==> flow/design.v (excerpt) <==
module sdram_controller (
    wr_addr,
    wr_data,
    wr_enable,
    rd_addr,
    rd_data,
    rd_ready,
    rd_enable,
    busy, rst_n, clk,
    addr, bank_addr, data_in, data_out, data_oe, clock_enable, cs_n, ras_n, cas_n, we_n,
    data_mask_low, data_mask_high
);
parameter ROW_WIDTH = 13;
parameter COL_WIDTH = 9;
parameter BANK_WIDTH = 2;
parameter SDRADDR_WIDTH = ROW_WIDTH > COL_WIDTH ? ROW_WIDTH : COL_WIDTH;
parameter HADDR_WIDTH = BANK_WIDTH + ROW_WIDTH + COL_WIDTH;
parameter CLK_FREQUENCY = 133;   
parameter REFRESH_TIME =  32;    
parameter REFRESH_COUNT = 8192;  
localparam CYCLES_BETWEEN_REFRESH = ( CLK_FREQUENCY
                                      * 1_000
                                      * REFRESH_TIME
                                    ) / REFRESH_COUNT;
localparam IDLE      = 5'b00000;
localparam INIT_NOP1 = 5'b01000,
           INIT_PRE1 = 5'b01001,
           INIT_NOP1_1=5'b00101,
           INIT_REF1 = 5'b01010,
           INIT_NOP2 = 5'b01011,
           INIT_REF2 = 5'b01100,
           INIT_NOP3 = 5'b01101,
           INIT_LOAD = 5'b01110,
           INIT_NOP4 = 5'b01111;
localparam REF_PRE  =  5'b00001,
           REF_NOP1 =  5'b00010,
           REF_REF  =  5'b00011,
           REF_NOP2 =  5'b00100;
localparam READ_ACT  = 5'b10000,
           READ_NOP1 = 5'b10001,
           READ_CAS  = 5'b10010,
           READ_NOP2 = 5'b10011,
           READ_READ = 5'b10100;
localparam WRIT_ACT  = 5'b11000,
           WRIT_NOP1 = 5'b11001,
           WRIT_CAS  = 5'b11010,
           WRIT_NOP2 = 5'b11011;
localparam CMD_PALL = 8'b10010001,
           CMD_REF  = 8'b10001000,
           CMD_NOP  = 8'b10111000,
           CMD_MRS  = 8'b10000000,
           CMD_BACT = 8'b10011000,
           CMD_READ = 8'b10101001,
           CMD_WRIT = 8'b10100001;
input  [HADDR_WIDTH-1:0]   wr_addr;
input  [15:0]              wr_data;
input                      wr_enable;
input  [HADDR_WIDTH-1:0]   rd_addr;
output [15:0]              rd_data;
input                      rd_enable;
output                     rd_ready;
output                     busy;
input                      rst_n;
input                      clk;
output [SDRADDR_WIDTH-1:0] addr;
output [BANK_WIDTH-1:0]    bank_addr;
input  [15:0]              data_in;
output [15:0]              data_out;
  ...
Settings: LEC_CHECK=0, CAP_MARGIN=20, CORE_MARGIN=2, CORE_UTILIZATION=63, CTS_CLUSTER_DIAMETER=105, CTS_CLUSTER_SIZE=29, HOLD_SLACK_MARGIN=0.28, PLACE_DENSITY=0.81, SLEW_MARGIN=30; clock period 2.34 ns.
run.sh (not shown) runs the stock make flow with config.mk's settings and CLKGATE_MAP_FILE=.
The starting point did not get past 4_1_cts (DPL-0033).
Edit:
- ABC_AREA: unset -> 1
- CTS_CLUSTER_DIAMETER: 105 -> 391
- CTS_CLUSTER_SIZE: 29 -> 96
- HOLD_SLACK_MARGIN: 0.28 -> unset
- PLACE_DENSITY: 0.81 -> 0.6
- SETUP_SLACK_MARGIN: unset -> -0.08
- SLEW_MARGIN: 30 -> 20
- clock period: 2.34 -> 2.27 ns (I/O delays scaled with it)
This time the run completed and failed the layout checks on setup timing.
Synthesized cell count grows by 20%.
Die area shrinks by 1.2%.
Area after synthesis shrinks by 1.2%.

---

## the reference run
Starting RTL as in the previous note.
Settings: LEC_CHECK=0, ABC_AREA=1, CAP_MARGIN=20, CORE_ASPECT_RATIO=0.93, CORE_MARGIN=2, CORE_UTILIZATION=57, CTS_CLUSTER_DIAMETER=371, CTS_CLUSTER_SIZE=99, PLACE_DENSITY=0.41, SETUP_SLACK_MARGIN=0.54, SLEW_MARGIN=20; clock period 2.32 ns.
Input changes introduced in the trial run (baseline for comparison: the reference run):
# the reference run
export LEC_CHECK = 0
export ABC_AREA = 1
export CAP_MARGIN = 20
export CORE_ASPECT_RATIO = 0.93
export CORE_MARGIN = 2
export CORE_UTILIZATION = 57
export CTS_CLUSTER_DIAMETER = 371
export CTS_CLUSTER_SIZE = 99
export PLACE_DENSITY = 0.41
export SETUP_SLACK_MARGIN = 0.54
export SLEW_MARGIN = 20
create_clock -name core_clock -period 2.32 [get_ports {clk}]
# the trial run
export LEC_CHECK = 0
export CAP_MARGIN = 20
export CORE_MARGIN = 2
export CORE_UTILIZATION = 42
export PLACE_DENSITY = 0.6
export SLEW_MARGIN = 20
create_clock -name core_clock -period 4.09 [get_ports {clk}]
Notes after the runs:
- Going from the reference run to the trial run, the final hold slack was found to have gone down by 0.050 ns.
- The lower period utilization came out of the trial run.
- The trial run ends up with lower highest ir drop seen on vdd than the reference run does.
- The trial run: clock network power share is 0.2 points higher than what the reference run reported.
- The trial run vs. the reference run: number of non-filler instances in the completed layout went down by 122.

---

sdram_controller again, from the RTL that the note above started with.
==> flow/config.mk <==
export PLATFORM = sky130hd
export DESIGN_NAME = sdram_controller
export DESIGN_NICKNAME = sdram_controller
export VERILOG_FILES = /design/flow/design.v
export SDC_FILE = /design/flow/constraint.sdc
export NUM_CORES = 4
export LEC_CHECK = 0
export ABC_AREA = 1
export CAP_MARGIN = 20
export CELL_PAD_IN_SITES_DETAIL_PLACEMENT = 0
export CORE_ASPECT_RATIO = 1.65
export CORE_MARGIN = 2
export CORE_UTILIZATION = 72
export CTS_CLUSTER_SIZE = 40
export GPL_TIMING_DRIVEN = 1
export HOLD_SLACK_MARGIN = 0.05
export MAX_ROUTING_LAYER = met5
export MIN_ROUTING_LAYER = met1
export PLACE_DENSITY_LB_ADDON = 0.05
export SETUP_SLACK_MARGIN = 0.42
export SLEW_MARGIN = 10
export TNS_END_PERCENT = 60
==> flow/constraint.sdc <==
create_clock -name core_clock -period 1.42 [get_ports {clk}]
set_input_delay 0.2840 -clock core_clock [delete_from_list [all_inputs] [get_ports {clk}]]
set_output_delay 0.2840 -clock core_clock [all_outputs]
set_load 0.01 [all_outputs]
The starting point failed in 3_3_place_gp.
==> next run, changes <==
ABC_AREA = not set   (was 1)
CORE_UTILIZATION = 67   (was 72)
CTS_CLUSTER_SIZE = not set   (was 40)
PLACE_DENSITY_LB_ADDON = not set   (was 0.05)
SETUP_SLACK_MARGIN = 0.01   (was 0.42)
SLEW_MARGIN = 30   (was 10)
clock period = 2.8 ns   (was 1.42 ns; I/O delays follow)
The changed run finished but failed the layout checks on setup timing.
Die size came out higher by 8.3%.
Synthesized cell count came out lower by about 16%.
Area after synthesis came out higher by 1.2%.
==> next run, changes <==
ABC_AREA = 1   (was not set)
CORE_UTILIZATION = 72   (was 67)
CTS_CLUSTER_DIAMETER = 195   (was not set)
CTS_CLUSTER_SIZE = 14   (was not set)
PLACE_DENSITY_LB_ADDON = 0.05   (was not set)
SETUP_SLACK_MARGIN = 0.42   (was 0.01)
SLEW_MARGIN = 10   (was 30)
TNS_END_PERCENT = 100   (was 60)
clock period = 1.42 ns   (was 2.8 ns; I/O delays follow)
=> Now the flow failed in 3_3_place_gp on FLW-0024. Die size came out lower by 7.7%. Area after synthesis came out lower by 1.2%. Synthesized cell count came out higher by 20%.
==> next run, changes <==
ABC_AREA = not set   (was 1)
CORE_MARGIN = 3   (was 2)
CORE_UTILIZATION = 65   (was 72)
CTS_CLUSTER_DIAMETER = not set   (was 195)
CTS_CLUSTER_SIZE = 19   (was 14)
GPL_TIMING_DRIVEN = 0   (was 1)
PLACE_DENSITY_LB_ADDON = 0.13   (was 0.05)
SETUP_SLACK_MARGIN = -0.26   (was 0.42)
TNS_END_PERCENT = 60   (was 100)
clock period = 4.09 ns   (was 1.42 ns; I/O delays follow)
=> The new run failed in 3_3_place_gp. Die area goes up by 17%. Synthesized cell count goes down by about 16%. Synthesized area goes up by about 1.2%.
==> next run, changes <==
CELL_PAD_IN_SITES_DETAIL_PLACEMENT = 2   (was 0)
CELL_PAD_IN_SITES_GLOBAL_PLACEMENT = 3   (was not set)
CORE_ASPECT_RATIO = 0.85   (was 1.65)
CORE_MARGIN = 4   (was 3)
CORE_UTILIZATION = 54   (was 65)
CTS_CLUSTER_DIAMETER = 230   (was not set)
CTS_CLUSTER_SIZE = 26   (was 19)
GPL_ROUTABILITY_DRIVEN = 0   (was not set)
GPL_TIMING_DRIVEN = 1   (was 0)
PLACE_DENSITY_LB_ADDON = 0.12   (was 0.13)
This time the run ended with an error in 3_1_place_gp_skip_io. Synthesized cell count does not change. Area after synthesis does not change. Die area went up by 24%.
==> next run, changes <==
CELL_PAD_IN_SITES_DETAIL_PLACEMENT = 0   (was 2)
CELL_PAD_IN_SITES_GLOBAL_PLACEMENT = not set   (was 3)
CORE_ASPECT_RATIO = 1.65   (was 0.85)
CORE_MARGIN = 3   (was 4)
CORE_UTILIZATION = 51   (was 54)
CTS_CLUSTER_DIAMETER = not set   (was 230)
CTS_CLUSTER_SIZE = not set   (was 26)
GPL_ROUTABILITY_DRIVEN = not set   (was 0)
GPL_TIMING_DRIVEN = 0   (was 1)
MIN_ROUTING_LAYER = met2   (was met1)
PLACE_DENSITY_LB_ADDON = 0.13   (was 0.12)
Now the flow went through all stages and came out clean; die size climbs by 1.5%; area after synthesis is unchanged; synthesized cell count does not change.

---

indigo:
Starting RTL as in the previous note.
clock: 1.42 ns
lec_check: 0
abc_area: 1
cap_margin: 0
cell_pad_in_sites_detail_placement: 0
core_aspect_ratio: 1.65
core_margin: 2
core_utilization: 72
cts_cluster_diameter: 195
cts_cluster_size: 14
gpl_routability_driven: 0
gpl_timing_driven: 1
hold_slack_margin: 0.05
max_routing_layer: met5
min_routing_layer: met1
place_density_lb_addon: 0.05
setup_slack_margin: 0.42
slew_margin: 10
tns_end_percent: 100
The flow ended early for indigo: it failed with a tool error in 3_3_place_gp.
Here is what was changed in the inputs of onyx compared with indigo.
==> flow/config.mk <==
export PLATFORM = sky130hd
export DESIGN_NAME = sdram_controller
export DESIGN_NICKNAME = sdram_controller
export VERILOG_FILES = /design/flow/design.v
export SDC_FILE = /design/flow/constraint.sdc
export NUM_CORES = 4
export LEC_CHECK = 0
export CAP_MARGIN = 20
export CELL_PAD_IN_SITES_DETAIL_PLACEMENT = 0
export CORE_ASPECT_RATIO = 1.36
export CORE_MARGIN = 2
export CORE_UTILIZATION = 68
export CTS_CLUSTER_SIZE = 37
export GPL_TIMING_DRIVEN = 1
export HOLD_SLACK_MARGIN = 0.05
export MAX_ROUTING_LAYER = met5
export MIN_ROUTING_LAYER = met1
export SETUP_SLACK_MARGIN = 0.01
export SLEW_MARGIN = 30
export TNS_END_PERCENT = 60
==> flow/constraint.sdc <==
create_clock -name core_clock -period 2.8 [get_ports {clk}]
set_input_delay 0.5600 -clock core_clock [delete_from_list [all_inputs] [get_ports {clk}]]
set_output_delay 0.5600 -clock core_clock [all_outputs]
set_load 0.01 [all_outputs]
### Flow results
Of indigo and onyx, the lower area of the die belongs to indigo.
Taking onyx as 1.0, indigo lands at 1.20 on synthesized cell count.
Higher post-synthesis chip area from yosys goes to onyx over indigo.
Post-synth design cell area (lower): indigo
FAIL onyx @ 5_1_grt: tool exited with error
Edits applied to the flow inputs when going from onyx to yarrow:
==> flow/config.mk <==
export PLATFORM = sky130hd
export DESIGN_NAME = sdram_controller
export DESIGN_NICKNAME = sdram_controller
export VERILOG_FILES = /design/flow/design.v
export SDC_FILE = /design/flow/constraint.sdc
export NUM_CORES = 4
export LEC_CHECK = 0
export CAP_MARGIN = 20
export CORE_MARGIN = 2
export CORE_UTILIZATION = 58
export CTS_CLUSTER_DIAMETER = 105
export CTS_CLUSTER_SIZE = 29
export PLACE_DENSITY = 0.6
export SLEW_MARGIN = 30
==> flow/constraint.sdc <==
create_clock -name core_clock -period 2.34 [get_ports {clk}]
set_input_delay 0.4680 -clock core_clock [delete_from_list [all_inputs] [get_ports {clk}]]
set_output_delay 0.4680 -clock core_clock [all_outputs]
set_load 0.01 [all_outputs]
### Flow results
- The flow ran to completion for all of onyx and yarrow but onyx, which stopped partway.
- Adder-cell share of the synthesized area: onyx vs yarrow identical
- yarrow against onyx; placed wire-length estimate is down by a few percent.
- Taking onyx as the reference, in yarrow worst slack at placement fell by 0.32 ns, placed cell area went up.
Modified inputs, zinc compared to yarrow
diff --git a/flow/config.mk b/flow/config.mk
--- a/flow/config.mk
+++ b/flow/config.mk
@@ -10,3 +10 @@
-export CORE_UTILIZATION = 58
-export CTS_CLUSTER_DIAMETER = 105
-export CTS_CLUSTER_SIZE = 29
+export CORE_UTILIZATION = 40
@@ -14 +12 @@
-export SLEW_MARGIN = 30
+export SLEW_MARGIN = 20
==> flow/constraint.sdc <==
create_clock -name core_clock -period 7.5 [get_ports {clk}]
set_input_delay 1.5000 -clock core_clock [delete_from_list [all_inputs] [get_ports {clk}]]
set_output_delay 1.5000 -clock core_clock [all_outputs]
set_load 0.01 [all_outputs]
Results
zinc finished end to end and its layout was clean on timing, DRC and antenna.
Relative to yarrow, power attributed to sequential cells decreased by 69% in zinc.
Reported for yarrow and zinc, final-report max-slew violation count turned out identical to the last digit.
zinc vs yarrow: setup slack up
zinc ended up with reg -> out as its classification of the worst setup path; yarrow ended up with reg -> reg.
Diff yarrow -> zinc | fraction of met2 tracks used by global routing | decrease of 24 points
[zinc vs yarrow] worst hold slack after final layout: higher in zinc
Looking at fraction of power spent switching nets, zinc sits above yarrow.
In zinc, the power came out 70% below the value in yarrow.
In the metrics for yarrow and zinc, the one carrying the higher critical path depth is yarrow.
### zinc -> raven
diff --git a/flow/config.mk b/flow/config.mk
--- a/flow/config.mk
+++ b/flow/config.mk
@@ -8,0 +9 @@
+export CORE_ASPECT_RATIO = 1.99
@@ -10 +11 @@
-export CORE_UTILIZATION = 40
+export CORE_UTILIZATION = 67
[summary]
- Comparing raven and zinc, the higher minimum clock period after layout is on raven.
- Remaining routing DRC violations: zinc vs raven identical
- Against zinc, clock power in raven rose by more than 10%.
- Summary — non-clock buffer count, raven relative to zinc: lower, by 1.
- [raven] fraction of met3 tracks used by global routing rose 16 points relative to zinc
- From zinc to raven the numbers moved as follows: detailed route wirelength on metal2 moved up; final standard cell area without fillers level; register-to-register slack moved down; minimum setup slack in the final design moved down.
- On combinational share of cell area, raven and zinc are neck and neck.
- Where via total after detailed routing is concerned, zinc is better than raven.
Inputs modified between raven and xenon:
diff --git a/flow/config.mk b/flow/config.mk
--- a/flow/config.mk
+++ b/flow/config.mk
@@ -9 +9 @@
-export CORE_ASPECT_RATIO = 1.99
+export CORE_ASPECT_RATIO = 1.91
@@ -11 +11,3 @@
-export CORE_UTILIZATION = 67
+export CORE_UTILIZATION = 40
+export CTS_CLUSTER_DIAMETER = 377
+export CTS_CLUSTER_SIZE = 100
## What came out
As far as residual antenna-violating net count after detailed routing goes, xenon and raven are indistinguishable; the numbers are identical.
xenon vs. raven: worst endpoint required time held; critical path depth went up 1.
Max wire length of the first global-routing pass across xenon and raven: raven
Power figures rest on the tool's default switching activity, not on a simulated workload.
